## auv_top
module auv_top #(
    parameter integer ADDR_WIDTH = 24,
    parameter integer ROM_SIZE = 16384,
    parameter [ADDR_WIDTH-1:0] RST_VECTOR = 'h0,
    localparam integer RomSizeWords = ROM_SIZE / 4,
    localparam integer RomWidth = $clog2(RomSizeWords)
) (
    input   logic                       clk, rst_n,
    output  logic   [RomWidth-1:0]      imem_adr,
    input   logic   [31:0]              imem_dat,
    output  logic   [ADDR_WIDTH-1:0]    wb_adr_o,
    input   logic   [15:0]              wb_dat_i,
    output  logic   [15:0]              wb_dat_o,
    output  logic   [ 1:0]              wb_sel_o,
    output  logic                       wb_we_o, wb_stb_o, wb_cyc_o,
    input   logic                       wb_ack_i, wb_stall_i
);
    logic [ADDR_WIDTH-3:0] id_pc, ex_pc;
    logic [31:0] if_inst;
    logic [31:0] id_imm;
    logic [3:0] id_rs1, id_rs2, id_rd;
    logic [2:0] id_funct3;
    logic id_pop, id_alu_en, id_mem_access, id_pc_wr, id_branch, id_mem_wr;
    logic id_reg_wr, id_link;
    logic id_alu_alt, id_zba_shadd, id_zbs_bclrbext, id_zbs_binv, id_zbs_bset;
    logic id_sel_op1;
    logic id_sel_op2;
    logic [31:0] reg_rs1, reg_rs2;
    logic [ADDR_WIDTH-1:0] ex_pc_wr;
    logic [31:0] ex_reg_wr_dat;
    logic ex_jmp, ex_stall, ex_flush;
    logic ex_reg_wr;
    logic boot;
    always_ff @( posedge clk or negedge rst_n )
        if (~rst_n)
            boot <= 1;
        else
            boot <= 0;
    logic [ADDR_WIDTH-3:0] pc_wr;
    logic jmp, flush;
    assign pc_wr = boot ? RST_VECTOR[ADDR_WIDTH-1:2] : ex_pc_wr[ADDR_WIDTH-1:2];
    assign jmp = ex_jmp | boot;
    assign flush = ex_flush | boot;
    auv_fetch #(
        .ADDR_WIDTH         ( ADDR_WIDTH        ),
        .ROM_SIZE           ( ROM_SIZE          )
    ) stage_if (
        .clk                ( clk               ),
        .rst_n              ( rst_n             ),
        .pop                ( id_pop            ),
  ...
For scale: about 690 flip-flops, about 110 I/O pins.
make LEC_CHECK=0 CAP_MARGIN=20 CORE_MARGIN=2 CORE_UTILIZATION=62 SETUP_SLACK_MARGIN=1.35 SLEW_MARGIN=20 finish   # period 9.54 ns
run.sh (not shown) runs the stock make flow with config.mk's settings and CLKGATE_MAP_FILE=.
The first run failed in 5_1_grt (GRT-0232).
Next try:
CORE_UTILIZATION = 40   (was 62)
SETUP_SLACK_MARGIN = default   (was 1.35)
clock period = 8.34 ns   (was 9.54 ns; I/O delays follow)
=>
- With this change the flow reached the layout checks and failed them: max-slew violations, negative setup slack
- synthesized cell count stays the same
- synthesized area stays the same
- die size rises by well over a third
Next try:
CORE_UTILIZATION = 54   (was 40)
clock period = 11.6 ns   (was 8.34 ns; I/O delays follow)
=> The new run passed the timing, design-rule and antenna checks. Clock power fell by 25%. Sequential power fell by 28%. Via count came out higher by 0.38%. Worst setup slack improved by 0.60 ns. Cell count falls by 8.2%. Sequential share of layout area grows by 1.2 points.
Next try:
CORE_UTILIZATION = 68   (was 54)
clock period = 10.1 ns   (was 11.6 ns; I/O delays follow)
Outcome: This time the run never finished: it broke off in 5_1_grt with GRT-0116; area after synthesis is unchanged; die area goes down by about a fifth; synthesized cell count does not change.
Next try:
CORE_UTILIZATION = 35   (was 68)
clock period = 12.9 ns   (was 10.1 ns; I/O delays follow)
The changed run produced a clean layout.
Synthesized cell count stays the same.
Synthesized area is unchanged.
Die size climbs by 93%.


Setup of run A:
Starting RTL as in the previous note.
Design auv_top, start of the top module:
module auv_top #(
    parameter integer ADDR_WIDTH = 24,
    parameter integer ROM_SIZE = 16384,
    parameter [ADDR_WIDTH-1:0] RST_VECTOR = 'h0,
    localparam integer RomSizeWords = ROM_SIZE / 4,
    localparam integer RomWidth = $clog2(RomSizeWords)
) (
    input   logic                       clk, rst_n,
    output  logic   [RomWidth-1:0]      imem_adr,
    input   logic   [31:0]              imem_dat,
    output  logic   [ADDR_WIDTH-1:0]    wb_adr_o,
    input   logic   [15:0]              wb_dat_i,
    output  logic   [15:0]              wb_dat_o,
    output  logic   [ 1:0]              wb_sel_o,
    output  logic                       wb_we_o, wb_stb_o, wb_cyc_o,
    input   logic                       wb_ack_i, wb_stall_i
);
    logic [ADDR_WIDTH-3:0] id_pc, ex_pc;
    logic [31:0] if_inst;
    logic [31:0] id_imm;
    logic [3:0] id_rs1, id_rs2, id_rd;
    logic [2:0] id_funct3;
    logic id_pop, id_alu_en, id_mem_access, id_pc_wr, id_branch, id_mem_wr;
    logic id_reg_wr, id_link;
  ...
clock: 14.1 ns
lec_check: 0
cap_margin: 20
core_aspect_ratio: 0.91
core_margin: 3
core_utilization: 72
cts_cluster_diameter: 29
cts_cluster_size: 45
place_density_lb_addon: 0.22
slew_margin: 15
tns_end_percent: 40
Seen in the log of run A: GRT-0116 during global routing (5_1_grt), after which the run never completed.
What run B does differently from run A at the input level:
Settings: clearing CTS_CLUSTER_SIZE, which used to be 45; swapping 72 for 40 in CORE_UTILIZATION; clearing TNS_END_PERCENT, which used to be 40; swapping 3 for 2 in CORE_MARGIN; clearing PLACE_DENSITY_LB_ADDON, which used to be 0.22; swapping 15 for 20 in SLEW_MARGIN; clearing CORE_ASPECT_RATIO, which used to be 0.91; clearing CTS_CLUSTER_DIAMETER, which used to be 29; swapping 14.1 for 11.6 in the clock period (ns, I/O delays scaled along).
## What came out
What ended run A was a tool error in global routing (5_1_grt); the run never finished. Run B: all stages complete, timing, DRC and antenna checks passed. Run A has a higher core utilization before placement than run B. Summary: with run A as the reference, number of cell rows in run B moved up by more than a quarter. Number of buffers inserted by port buffering: run A vs run B identical. Post-placement setup slack: run A and run B compared, lower one is run B. Area of the core on run B is behind run A. Compare run A and run B | overall die area lower: run A. The run showing the greater number of CTS-inserted buffers is run A. The number of clock sinks on run A is in line with that on run B. Placer's final routability congestion estimate was higher in run A than in run B. Diff run B..run A | post-synthesis adder-cell area fraction | unchanged. [diff] half-perimeter wire length after detailed placement, run B relative to run A: regression.
The following lists how run C was set up differently from run B:
Settings: SETUP_SLACK_MARGIN: unset -> 1.65; CORE_UTILIZATION: 40 -> 57; TNS_END_PERCENT: unset -> 5; MAX_ROUTING_LAYER: unset -> met4; the clock period (ns, I/O delays scaled along): 11.6 -> 6.5.
==> comparison <==
Status: run C FAILED at global routing (5_1_grt) (tool error)
Compared run B against run C; top-level I/O count within noise.
Count of cell types in the netlist came out exactly the same in run C and run B.
Run B → run C: placer's final routability congestion estimate saw an increase, worst-case setup slack after placement shrank by 2.29 ns, instance count after placement with tap cells included now smaller.
Going from run B to run C, the vertical die dimension was found to have gone down by 56 um.
Total half-perimeter wirelength after legalization and detailed placement (higher): run B
Power and IR drop assume default switching activity.
